## exp/violet
Design chip_to_symbol, start of the top module:
module chip_to_symbol 
(
input logic         i_clk,
input logic         i_rst_n,
input logic         i_stream,
input logic         i_stream_valid,
output logic [3:0]  o_symbol,
output logic        o_symbol_valid       
);
logic [4:0] r_bit_counter;
logic [31:0] r_received_chip;
logic [5:0] s_ones_counter[15:0];
logic	[31:0]	chip_values [15:0];  
initial 
begin
	chip_values[0] 		=  32'b11011001110000110101001000101110;
	chip_values[8] 		=  32'b11101101100111000011010100100010;
	chip_values[4] 		=  32'b00101110110110011100001101010010;
	chip_values[12] 	=  32'b00100010111011011001110000110101;
	chip_values[2] 		=  32'b01010010001011101101100111000011;
	chip_values[10] 	=  32'b00110101001000101110110110011100;
	chip_values[6] 		=  32'b11000011010100100010111011011001;
	chip_values[14] 	=  32'b10011100001101010010001011101101;
	chip_values[1] 		=  32'b10001100100101100000011101111011;
	chip_values[9] 		=  32'b10111000110010010110000001110111;
	chip_values[5] 		=  32'b01111011100011001001011000000111;
	chip_values[13] 	=  32'b01110111101110001100100101100000;
	chip_values[3]		=  32'b00000111011110111000110010010110;
	chip_values[11]		=  32'b01100000011101111011100011001001;
	chip_values[7] 		=  32'b10010110000001110111101110001100;
	chip_values[15] 	=  32'b11001001011000000111011110111000;
end
always_ff@(posedge i_clk , negedge i_rst_n)
begin
    if(!i_rst_n)
    begin
        r_bit_counter <= 'd0;
    end
    else if(r_bit_counter=='d31) 
    begin
        r_bit_counter <= 'd0;
    end
    else if(i_stream_valid)
    begin
        r_bit_counter <= r_bit_counter + 'd1;
    end
end
always_ff@(posedge i_clk , negedge i_rst_n)
begin
    if(!i_rst_n)
    begin
        r_received_chip <= 'd0;
		for(int i = 0 ; i<16 ; i++)
        begin
			s_ones_counter[i] <= 'd0;
		end
    end
	else if (r_bit_counter==31)
	begin
  ...
Size: ~3100 cells after synthesis, ~9 I/O pins.
clock: 4.96 ns
lec_check: 0
abc_area: 1
cap_margin: 20
cell_pad_in_sites_detail_placement: 1
core_margin: 2
core_utilization: 56
gpl_routability_driven: 1
place_density: 0.74
slew_margin: 30
tns_end_percent: 10
run.sh (not shown) runs the stock make flow with config.mk's settings and CLKGATE_MAP_FILE=.
No final results exist for exp/violet, since it was stopped by error GRT-0116 during global routing (5_1_grt).
Relative to exp/violet, the following input files were edited for exp/raven:
- removing PLACE_DENSITY (formerly 0.74)
- removing GPL_ROUTABILITY_DRIVEN (formerly 1)
- removing CELL_PAD_IN_SITES_DETAIL_PLACEMENT (formerly 1)
- removing TNS_END_PERCENT (formerly 10)
- changing CORE_UTILIZATION from 56 to 40
- removing ABC_AREA (formerly 1)
- changing SLEW_MARGIN from 30 to 20
- changing the clock period (ns, I/O delays scaled along) from 4.96 to 10.0
exp/raven reached the final stage; the timing, DRC and antenna checks on its layout passed. Relative to exp/violet, the number of distinct standard cells referenced by the synthesized netlist measured on exp/raven has increased by more than a quarter. Area fraction in compound gates after synthesis in exp/raven is 6.4 points higher than in exp/violet. exp/raven vs exp/violet — Yosys chip area climbed by a few percent.
Input changes introduced in exp/amber (baseline for comparison: exp/raven):
- CAP_MARGIN now 35, was 20
- CTS_CLUSTER_DIAMETER now 236, previously not set
- CORE_UTILIZATION now 64, was 40
- PLACE_DENSITY now 0.4, previously not set
- ABC_AREA now 1, previously not set
- CTS_CLUSTER_SIZE now 97, previously not set
- CORE_ASPECT_RATIO now 0.5, previously not set
- TNS_END_PERCENT now 15, previously not set
- CORE_MARGIN now 7, was 2
Findings:
- Per the final summary, exp/raven finished and its layout is clean on timing, DRC and antenna.
- In summary, exp/amber completed successfully, with a layout that passed the timing, DRC and antenna checks.
- Measured against exp/amber, the wire length of exp/raven comes out at 1.15 times the reference value.
- Sort exp/amber and exp/raven by post-synthesis share of cell area spent on and-or and or-and gates asc -> top: exp/amber
- | post-route minimum period | exp/amber vs exp/raven | better |
- Floorplan net count ends up higher on exp/amber.
- Delta (exp/amber minus exp/raven): part of the cycle the worst path needs fell by 2.9 points.
- Initial antenna violation count in exp/amber vs exp/raven: up 5
Changes in exp/indigo relative to exp/amber:
- clearing CTS_CLUSTER_DIAMETER, which used to be 236
- swapping 7 for 2 in CORE_MARGIN
- clearing CTS_CLUSTER_SIZE, which used to be 97
- swapping 35 for 20 in CAP_MARGIN
- swapping 64 for 21 in CORE_UTILIZATION
- clearing ABC_AREA, which used to be 1
- clearing PLACE_DENSITY, which used to be 0.4
- clearing CORE_ASPECT_RATIO, which used to be 0.5
- clearing TNS_END_PERCENT, which used to be 15
- swapping 10.0 for 15.6 in the clock period (ns, I/O delays scaled along)
What exp/indigo reported for detailed-routed wire length on met2 has to be multiplied by 0.826 to get the figure for exp/amber.
Summary of the comparison: post-synthesis simple-gate area fraction is lower in exp/indigo, relative to exp/amber.
Cmp exp/indigo and exp/amber / critical path depth / higher: exp/indigo
Going from exp/amber to exp/indigo, the worst-case setup margin in the final layout was found to have gone up by 3.94 ns.
Timing endpoint of the critical path = o_symbol[2]: exp/amber; timing endpoint of the critical path = o_symbol[1]: exp/indigo
exp/indigo vs exp/amber — number of vias per cell dropped 16%.
On exp/indigo: final standard cell count with taps included and fillers excluded is 771 higher than what exp/amber gave.
Route | exp/indigo vs exp/amber | wire longer in exp/indigo
Summary of the comparison: count of clock-buffer cells in the layout is higher in exp/indigo, relative to exp/amber.
Min final cycle utilization of the critical path across exp/indigo and exp/amber: exp/indigo
